==> flow/design.v <==
module JAM (
input CLK,
input RST,
output reg [2:0] W,
output reg [2:0] J,
input [6:0] Cost,
output reg [3:0] MatchCount,
output reg [9:0] MinCost,
output reg Valid );
reg [5:0]state;
reg [2:0]num[0:7];
reg [4:0]ix;
reg [9:0]tempCost;
reg [4:0]changePoint;
reg [4:0]n;
reg [4:0]max_min_pos;
reg [4:0]max_min_value;
always @(posedge CLK or posedge RST) 
begin
    if(RST)
    begin
		  W <= 0;
		  J <= 0;
		  Valid <= 0;
		  num[0] <= 0;
		  num[1] <= 1;
		  num[2] <= 2;
		  num[3] <= 3;
		  num[4] <= 4;
		  num[5] <= 5;
		  num[6] <= 6;
		  num[7] <= 7;
		  state <= 0;
		  ix <= 1;
		  tempCost <= 0;
		  MatchCount <= 0;
		  MinCost <= 1023;
		  changePoint <= 0;
		  n <= 10;
		  max_min_pos <= 0;
		  max_min_value <= 10;
    end
    else 
    begin
		case(state)
			5'd0:
			begin
				if(ix > 8)
				begin
					if(tempCost < MinCost)
					begin
						MatchCount <= 1;
						MinCost <= tempCost;
					end
					else if(tempCost == MinCost)
					begin
						MatchCount <= MatchCount + 1;
					end
					ix <= 1;
					tempCost <= 0;
					state <= 1;
				end
				else if(ix == 8)
				begin
					tempCost <= tempCost + Cost;
					ix <= ix + 1;
				end
				else
				begin
					tempCost <= tempCost + Cost;
					W <= ix;
					J <= num[ix];
					ix <= ix + 1;
				end
			end
			5'd1:
			begin
				if(num[7] > num[6])
				begin
					num[6] <= num[7];
					num[7] <= num[6];
					state <= 0;
					W <= 0;
					J <= num[0];
				end
				else if(num[6] > num[5])
				begin
					 if(num[7] > num[5] && num[7] < num[6])
					 begin
						num[7] <= num[6];
						num[5] <= num[7];
						num[6] <= num[5];
						state <= 0;
						W <= 0;
						J <= num[0];
					 end
					 else
					 begin
						num[5] <= num[6];
						num[6] <= num[7];
						num[7] <= num[5];
						state <= 0;
						W <= 0;
						J <= num[0];
					 end
				end
				else if(num[5] > num[4])
				begin
						if(num[6] < num[4] && ((num[7] < num[4]) || num[5] < num[7]) )
						begin
							num[4] <= num[5];
							num[5] <= num[7];
							num[7] <= num[4];
						end
						else if(num[6] > num[4] && num[5] > num[6] && num[7] < num[4])
						begin
							num[4] <= num[6];
							num[5] <= num[7];
							num[6] <= num[4];
							num[7] <= num[5];
						end
						else if(num[7] > num[4] && num[7] < num[6] && num[7] < num[5])
						begin
							num[4] <= num[7];
							num[5] <= num[4];
							num[7] <= num[5];
						end
						state <= 0;
						W <= 0;
						J <= num[0];
				end
				else if(num[4] > num[3])
				begin
					changePoint <= 3;
					state <= 2;
					n <= 4;
				end
				else if(num[3] > num[2])
				begin
					changePoint <= 2;
					state <= 2;
					n <= 3;
				end
				else if(num[2] > num[1])
				begin
					changePoint <= 1;
					state <= 2;
					n <= 2;
				end
				else if(num[1] > num[0])
				begin
					changePoint <= 0;
					state <= 2;
					n <= 1;
				end
				else
					state <= 4;
			end
			5'd2:
			begin
				if(n >= 8)
				begin
					num[changePoint] <= num[max_min_pos];
					num[max_min_pos] <= num[changePoint];
					state <= 3;
					max_min_value <= 10;
				end
				else
				begin
					if(num[n] > num[changePoint] && num[n] < max_min_value)
					begin
						max_min_pos <= n;
						max_min_value <= num[n];
					end
					n <= n + 1;
				end
			end
			5'd3:
			begin
				if(changePoint == 4)
				begin
					num[5] <= num[7];
					num[7] <= num[5];
				end
				else if(changePoint == 3)
				begin
					num[4] <= num[7];
					num[5] <= num[6];
					num[6] <= num[5];
					num[7] <= num[4];
				end
				else if(changePoint == 2)
				begin
					num[3] <= num[7];
					num[4] <= num[6];
					num[6] <= num[4];
					num[7] <= num[3];
				end
				else if(changePoint == 1)
				begin
					num[2] <= num[7];
					num[3] <= num[6];
					num[4] <= num[5];
					num[5] <= num[4];
					num[6] <= num[3];
					num[7] <= num[2];
				end
				else if(changePoint == 0)
				begin
					num[1] <= num[7];
					num[2] <= num[6];
					num[3] <= num[5];
					num[5] <= num[3];
					num[6] <= num[2];
					num[7] <= num[1];
				end
					state <= 0;
					W <= 0;
					J <= num[0];
			end
			5'd4:
			begin
				Valid <= 1;
			end
		endcase
    end
end
endmodule
export LEC_CHECK = 0
export ABC_AREA = 1
export CAP_MARGIN = 20
export CORE_ASPECT_RATIO = 1.33
export CORE_MARGIN = 2
export CORE_UTILIZATION = 72
export CTS_CLUSTER_DIAMETER = 335
export CTS_CLUSTER_SIZE = 93
export SETUP_SLACK_MARGIN = 0.56
export SLEW_MARGIN = 20
export TNS_END_PERCENT = 5
create_clock -name core_clock -period 2.11 [get_ports {CLK}]
run.sh (not shown) runs the stock make flow with config.mk's settings and CLKGATE_MAP_FILE=.
The starting point stopped in global routing (5_1_grt).
Edit:
- CTS_CLUSTER_DIAMETER: 335 -> 345
- CTS_CLUSTER_SIZE: 93 -> 10
- PLACE_DENSITY: unset -> 0.42
- SETUP_SLACK_MARGIN: 0.56 -> unset
- TNS_END_PERCENT: 5 -> unset
- clock period: 2.11 -> 2.56 ns (I/O delays scaled with it)
Outcome:
- The changed run completed and failed the layout checks on negative setup slack
- synthesized area stays the same
- synthesized cell count does not change
- die area does not change
Edit:
- ABC_AREA: 1 -> unset
- CORE_ASPECT_RATIO: 1.33 -> unset
- CORE_UTILIZATION: 72 -> 9
- CTS_CLUSTER_DIAMETER: 345 -> unset
- CTS_CLUSTER_SIZE: 10 -> unset
- PLACE_DENSITY: 0.42 -> unset
- clock period: 2.56 -> 10.1 ns (I/O delays scaled with it)
=>
- Now the flow produced a clean layout
- wire length goes down by a quarter to a third
- first-iteration DRC count goes down by well over a third
- cell area goes up slightly
- clock skew barely changes
- via count goes down by a quarter to a third
- die size goes up to 7.2 times its value
Edit:
- CORE_UTILIZATION: 9 -> 40
- CTS_CLUSTER_DIAMETER: unset -> 400
- CTS_CLUSTER_SIZE: unset -> 100
- SETUP_SLACK_MARGIN: unset -> 2.3
- clock period: 10.1 -> 8.0 ns (I/O delays scaled with it)
The new run went through all stages and came out clean.
Register-to-register slack is worse by 1.9 ns.
Setup slack gets worse by 1.9 ns.
Routed wire length is higher by 1.2%.
Worst hold slack is about the same.
Clock power rises by 31%.
Cell area fell by 11%.
Core utilization went up by 33 points.
Total power rose by 29%.
Die size decreases by 77%.
Clock skew is about the same.
Non-clock buffer count came out higher by 1.
Edit:
- CELL_PAD_IN_SITES_DETAIL_PLACEMENT: unset -> 2
- CTS_CLUSTER_DIAMETER: 400 -> unset
- CTS_CLUSTER_SIZE: 100 -> unset
- GPL_ROUTABILITY_DRIVEN: unset -> 0
- GPL_TIMING_DRIVEN: unset -> 0
- SETUP_SLACK_MARGIN: 2.3 -> unset
The changed run finished with timing, DRC and antenna clean.
Total power drops slightly.
Via count climbs by about a fifth.
Clock-buffer cell count is unchanged.
Final area climbs by a few percent.
Die area does not change.
Global-route usage climbs by 12 points.
Worst setup slack degrades by 0.96 ns.
Final cell count climbs by a few percent.
Edit:
- ABC_AREA: unset -> 1
- CELL_PAD_IN_SITES_DETAIL_PLACEMENT: 2 -> unset
- CORE_UTILIZATION: 40 -> 64
- CTS_CLUSTER_DIAMETER: unset -> 219
- CTS_CLUSTER_SIZE: unset -> 100
- GPL_ROUTABILITY_DRIVEN: 0 -> unset
- GPL_TIMING_DRIVEN: 0 -> unset
- SETUP_SLACK_MARGIN: unset -> 1.88
=>
- core utilization goes up by 24 points
- die area goes down by 33%
- count of clock-buffer cells in the layout goes up by 3
- worst hold slack gets worse by 0.0050 ns
- worst setup slack gets better by 1.4 ns
- area after synthesis goes up by 5.4%
- global-route usage goes up by 0.95 points
No activity file was given, so power comes from the tool's default toggle rates.
